## before
## cfg_test_top
module cfg_test_top(
    input clk ,
    input rstn ,
    input        [32 - 1 : 0] addr         ,
    input        [32 - 1 : 0] wdata        ,
    output       [32 - 1 : 0] rdata        ,
    output                    rdata_vld    ,
    input                     wr           ,
    input                     rd            
);
Size in the first run: roughly 2400 cells after synthesis, about 450 flip-flops, ~0.019 sq mm of cells after synthesis.
Settings: LEC_CHECK=0, CAP_MARGIN=20, CORE_MARGIN=2, CORE_UTILIZATION=66, SLEW_MARGIN=20; clock period 3.88 ns.
run.sh (not shown) runs the stock make flow with config.mk's settings and CLKGATE_MAP_FILE=.
--- input diff before..after ---
# before
export LEC_CHECK = 0
export CAP_MARGIN = 20
export CORE_MARGIN = 2
export CORE_UTILIZATION = 66
export SLEW_MARGIN = 20
create_clock -name core_clock -period 3.88 [get_ports {clk}]
# after
export LEC_CHECK = 0
export CAP_MARGIN = 20
export CORE_MARGIN = 2
export CORE_UTILIZATION = 40
export PLACE_DENSITY = 0.76
export SETUP_SLACK_MARGIN = 0.76
export SLEW_MARGIN = 20
create_clock -name core_clock -period 5.0 [get_ports {clk}]
==> comparison <==
Reported for after and before, share of synthesized registers carrying an async set or reset turned out identical to the last digit. after vs. before: final area climbed about 1.5%, portion of the layout cell area used by clock cells shows an increase of 0.59 points, area of the die went up, ratio of routed vias to standard cells decreased by 8.1% relative to the old numbers.

Starting RTL as in the previous note.
Settings: LEC_CHECK=0, ABC_AREA=1, CAP_MARGIN=20, CORE_MARGIN=2, CORE_UTILIZATION=70, CTS_CLUSTER_DIAMETER=222, SLEW_MARGIN=20; clock period 1.99 ns.
The baseline completed, yet does not pass: setup timing.
Edit:
- CORE_ASPECT_RATIO: not set -> 1.43
- CORE_UTILIZATION: 70 -> 65
- CTS_CLUSTER_DIAMETER: 222 -> not set
- PLACE_DENSITY_LB_ADDON: not set -> 0.01
- clock period: 1.99 -> 3.51 ns (I/O delays scaled with it)
After rerunning: This time the run completed with no timing, DRC or antenna violations. Synthesized area is unchanged. Power went down by well over a third. Hold slack improves by 0.19 ns. Utilization went down by 13 points. Via count went down by roughly a tenth. Setup slack improves by 1.0 ns. Global-route usage went down by 6.5 points. Routed wire length went down by roughly a tenth. Final cell count went down by a few percent.

main:
Starting RTL as in the previous note.
// cfg_test_top
module cfg_test_top(
    input clk ,
    input rstn ,
    input        [32 - 1 : 0] addr         ,
    input        [32 - 1 : 0] wdata        ,
    output       [32 - 1 : 0] rdata        ,
    output                    rdata_vld    ,
    input                     wr           ,
    input                     rd            
);
export LEC_CHECK = 0
export ABC_AREA = 1
export CAP_MARGIN = 20
export CORE_MARGIN = 2
export CORE_UTILIZATION = 72
export CTS_CLUSTER_SIZE = 78
export SETUP_SLACK_MARGIN = -0.34
export SLEW_MARGIN = 20
create_clock -name core_clock -period 3.54 [get_ports {clk}]
[inputs] the feature branch vs main
Settings: GPL_ROUTABILITY_DRIVEN newly set to 0; GPL_TIMING_DRIVEN newly set to 0; SETUP_SLACK_MARGIN changed from -0.34 to 0.72; CTS_CLUSTER_SIZE changed from 78 to 27; CORE_UTILIZATION changed from 72 to 60; CAP_MARGIN changed from 20 to 10; CORE_ASPECT_RATIO newly set to 0.96; SLEW_MARGIN changed from 20 to 5; CORE_MARGIN changed from 2 to 3; MAX_ROUTING_LAYER newly set to met4; CELL_PAD_IN_SITES_DETAIL_PLACEMENT newly set to 2; CELL_PAD_IN_SITES_GLOBAL_PLACEMENT newly set to 1; the clock period (ns, I/O delays scaled along) changed from 3.54 to 3.45.
## What came out
The feature branch did not make it past global placement without I/O, where a tool error ended it. The feature branch against main: xor and xnor fraction of the mapped netlist area did not really move, number of cell rows shows an increase of 4, horizontal extent of the die saw an increase, placeable core region went up. In terms of synthesized cell count, the feature branch and main differ only marginally. The vertical extent of the die of the feature branch exceeds that of main by 14 µm. From main to the feature branch the numbers moved as follows: net count after synthesis now sits at about the same level, die size now sits higher.

Starting RTL as in the previous note.
Settings: LEC_CHECK=0, CAP_MARGIN=20, CORE_ASPECT_RATIO=0.93, CORE_MARGIN=2, CORE_UTILIZATION=60, CTS_CLUSTER_SIZE=46, GPL_TIMING_DRIVEN=0, MAX_ROUTING_LAYER=met4, PLACE_DENSITY_LB_ADDON=0.22, SETUP_SLACK_MARGIN=0.72, SLEW_MARGIN=25; clock period 3.45 ns.
Edit:
Settings changed: CELL_PAD_IN_SITES_DETAIL_PLACEMENT set to 1, CORE_ASPECT_RATIO 0.93 to not set, CORE_UTILIZATION 60 to 40, CTS_CLUSTER_DIAMETER set to 331, CTS_CLUSTER_SIZE 46 to not set, GPL_ROUTABILITY_DRIVEN set to 0, GPL_TIMING_DRIVEN 0 to not set, MAX_ROUTING_LAYER met4 to not set, PLACE_DENSITY_LB_ADDON 0.22 to not set, SETUP_SLACK_MARGIN 0.72 to 1.09, SLEW_MARGIN 25 to 20.
Clock period 3.45 ns to 5.0 ns, I/O delays scaled along.
=>
- The changed run completed with no timing, DRC or antenna violations
- global-route usage drops by 11 points
- worst setup slack improves by 1.1 ns
- power drops by 31%
- cell area drops by 1.2%
- non-clock buffer count drops by 147
- combinational power drops by 33%
- sequential power drops by 31%
- via count drops by 3.7%
- flip-flop count stays the same
- clock skew stays flat
- synthesized cell count does not change
Edit:
Settings changed: ABC_AREA set to 1, CELL_PAD_IN_SITES_DETAIL_PLACEMENT 1 to not set, CORE_UTILIZATION 40 to 72, CTS_CLUSTER_DIAMETER 331 to not set, GPL_ROUTABILITY_DRIVEN 0 to not set, PLACE_DENSITY_LB_ADDON set to 0.2, SETUP_SLACK_MARGIN 1.09 to 1.15, TNS_END_PERCENT set to 5.
Clock period 5.0 ns to 4.38 ns, I/O delays scaled along.
What happened:
- The new run passed the timing, design-rule and antenna checks
- setup slack is worse by 0.50 ns
- die size came out lower by about 40%
- clock-buffer cell count came out higher by 2
- via count came out higher by about 18%
- clock skew came out higher by 0.0073 ns
- cell area came out higher by about 5.4%
- non-clock buffer count came out lower by 22
Edit:
Settings changed: ABC_AREA 1 to 0, CAP_MARGIN 20 to 15, CTS_CLUSTER_SIZE set to 32, GPL_ROUTABILITY_DRIVEN set to 0, HOLD_SLACK_MARGIN set to 0.3, PLACE_DENSITY_LB_ADDON 0.2 to not set, SETUP_SLACK_MARGIN 1.15 to -0.19, TNS_END_PERCENT 5 to not set.
Clock period 4.38 ns to 2.06 ns, I/O delays scaled along.
The changed run finished but fails on negative setup slack.
Worst setup slack degrades by 1.6 ns.
Core utilization came out higher by 8.4 points.
Synthesized area came out lower by about 7%.
Sequential power came out higher by 110%.
Count of clock-buffer cells in the layout came out higher by 3.
Total power came out higher by 110%.
Wire length came out higher by about 3%.

## the reference run
cfg_test_top again, from the RTL that the note above started with.
Settings: LEC_CHECK=0, CAP_MARGIN=20, CORE_MARGIN=2, CORE_UTILIZATION=40, SLEW_MARGIN=20; clock period 3.58 ns.
## Diff of input files: the trial run against the reference run
-- flow/config.mk --
<<< the reference run, line 9
export CORE_MARGIN = 2
export CORE_UTILIZATION = 40
export SLEW_MARGIN = 20
>>> the trial run, line 9
export CORE_MARGIN = 2
export CORE_UTILIZATION = 72
export CTS_CLUSTER_SIZE = 15
export PLACE_DENSITY_LB_ADDON = 0.27
export SLEW_MARGIN = 20
==> flow/constraint.sdc <==
create_clock -name core_clock -period 2.28 [get_ports {clk}]
set_input_delay 0.4560 -clock core_clock [delete_from_list [all_inputs] [get_ports {clk}]]
set_output_delay 0.4560 -clock core_clock [all_outputs]
set_load 0.01 [all_outputs]
==> comparison <==
- A startpoint of the worst setup timing path of cfg_u0.addr_2_3_stat.data_tmp[2]$_SDFF_PN0_ is what the trial run shows, while cfg_test_u0.cnt[5]$_SDFF_PN0_ belongs to the reference run.
- Although it ran to completion, the trial run produced a layout that fails the final checks because of negative setup slack.
- After detailed routing, the reference run needs less wire than the trial run.
- The reference run → the trial run: number of fill cells in the layout saw a decrease, final total power saw an increase.

cfg_test_top again, from the RTL that the note above started with.
## cfg_test_top
module cfg_test_top(
    input clk ,
    input rstn ,
    input        [32 - 1 : 0] addr         ,
    input        [32 - 1 : 0] wdata        ,
    output       [32 - 1 : 0] rdata        ,
    output                    rdata_vld    ,
    input                     wr           ,
    input                     rd            
);
wire [31:0] in_0_2   ;
wire [31:0] in_0_3   ;
wire [31:0] in_0_4   ;
wire [31:0] in_1_0   ;
wire [31:0] in_1_1   ;
wire [31:0] in_1_2   ;
wire [31:0] in_1_3   ;
wire [31:0] in_1_4   ;
wire [31:0] out_2_0  ;
wire [31:0] out_2_1  ;
wire [31:0] out_2_2  ;
wire [31:0] out_2_3  ;
cfg_test cfg_test_u0(
    .clk        ( clk       ),
    .rstn       ( rstn      ),
    .in_0_2     ( in_0_2    ),
    .in_0_3     ( in_0_3    ),
    .in_0_4     ( in_0_4    ),
    .in_1_0     ( in_1_0    ),
    .in_1_1     ( in_1_1    ),
    .in_1_2     ( in_1_2    ),
    .in_1_3     ( in_1_3    ),
    .in_1_4     ( in_1_4    ),
    .out_2_0    ( out_2_0   ),
    .out_2_1    ( out_2_1   ),
    .out_2_2    ( out_2_2   ),
    .out_2_3    ( out_2_3   )  
);
cfg cfg_u0(
    .clk          (clk         ),
    .rstn         (rstn        ),
    .addr         (addr        ),
    .wdata        (wdata       ),
    .rdata        (rdata       ),
    .rdata_vld    (rdata_vld   ),
    .wr           (wr          ),
    .rd           (rd          ),
    .addr_0_2     (in_0_2     ),
    .addr_0_3     (in_0_3     ),
    .addr_0_4     (in_0_4     ),
    .addr_1_0     (in_1_0     ),
    .addr_1_1     (in_1_1     ),
    .addr_1_2     (in_1_2     ),
    .addr_1_3     (in_1_3     ),
    .addr_1_4     (in_1_4     ),
    .addr_2_0     (out_2_0    ),
    .addr_2_1     (out_2_1    ),
    .addr_2_2     (out_2_2    ),
    .addr_2_3     (out_2_3    ) 
);
endmodule
export LEC_CHECK = 0
export CAP_MARGIN = 20
export CORE_MARGIN = 2
export CORE_UTILIZATION = 70
export SLEW_MARGIN = 20
create_clock -name core_clock -period 2.28 [get_ports {clk}]
The baseline produced a layout that fails on negative setup slack.
Then changed:
Settings changed: CAP_MARGIN 20 to 35, CELL_PAD_IN_SITES_DETAIL_PLACEMENT set to 1, CORE_ASPECT_RATIO set to 0.53, CORE_UTILIZATION 70 to 36, HOLD_SLACK_MARGIN set to 0.06, MAX_ROUTING_LAYER set to met4, PLACE_DENSITY_LB_ADDON set to 0.03, SETUP_SLACK_MARGIN set to -0.1.
Clock period 2.28 ns to 2.21 ns, I/O delays scaled along.
Result: The changed run produced a layout that fails on negative setup slack; count of clock-buffer cells in the layout went down by 1; combinational power rises by 21%; cell area rose by 6.4%; global-route usage falls by 14 points; power rose by 7.2%.
No activity file was given, so power comes from the tool's default toggle rates.
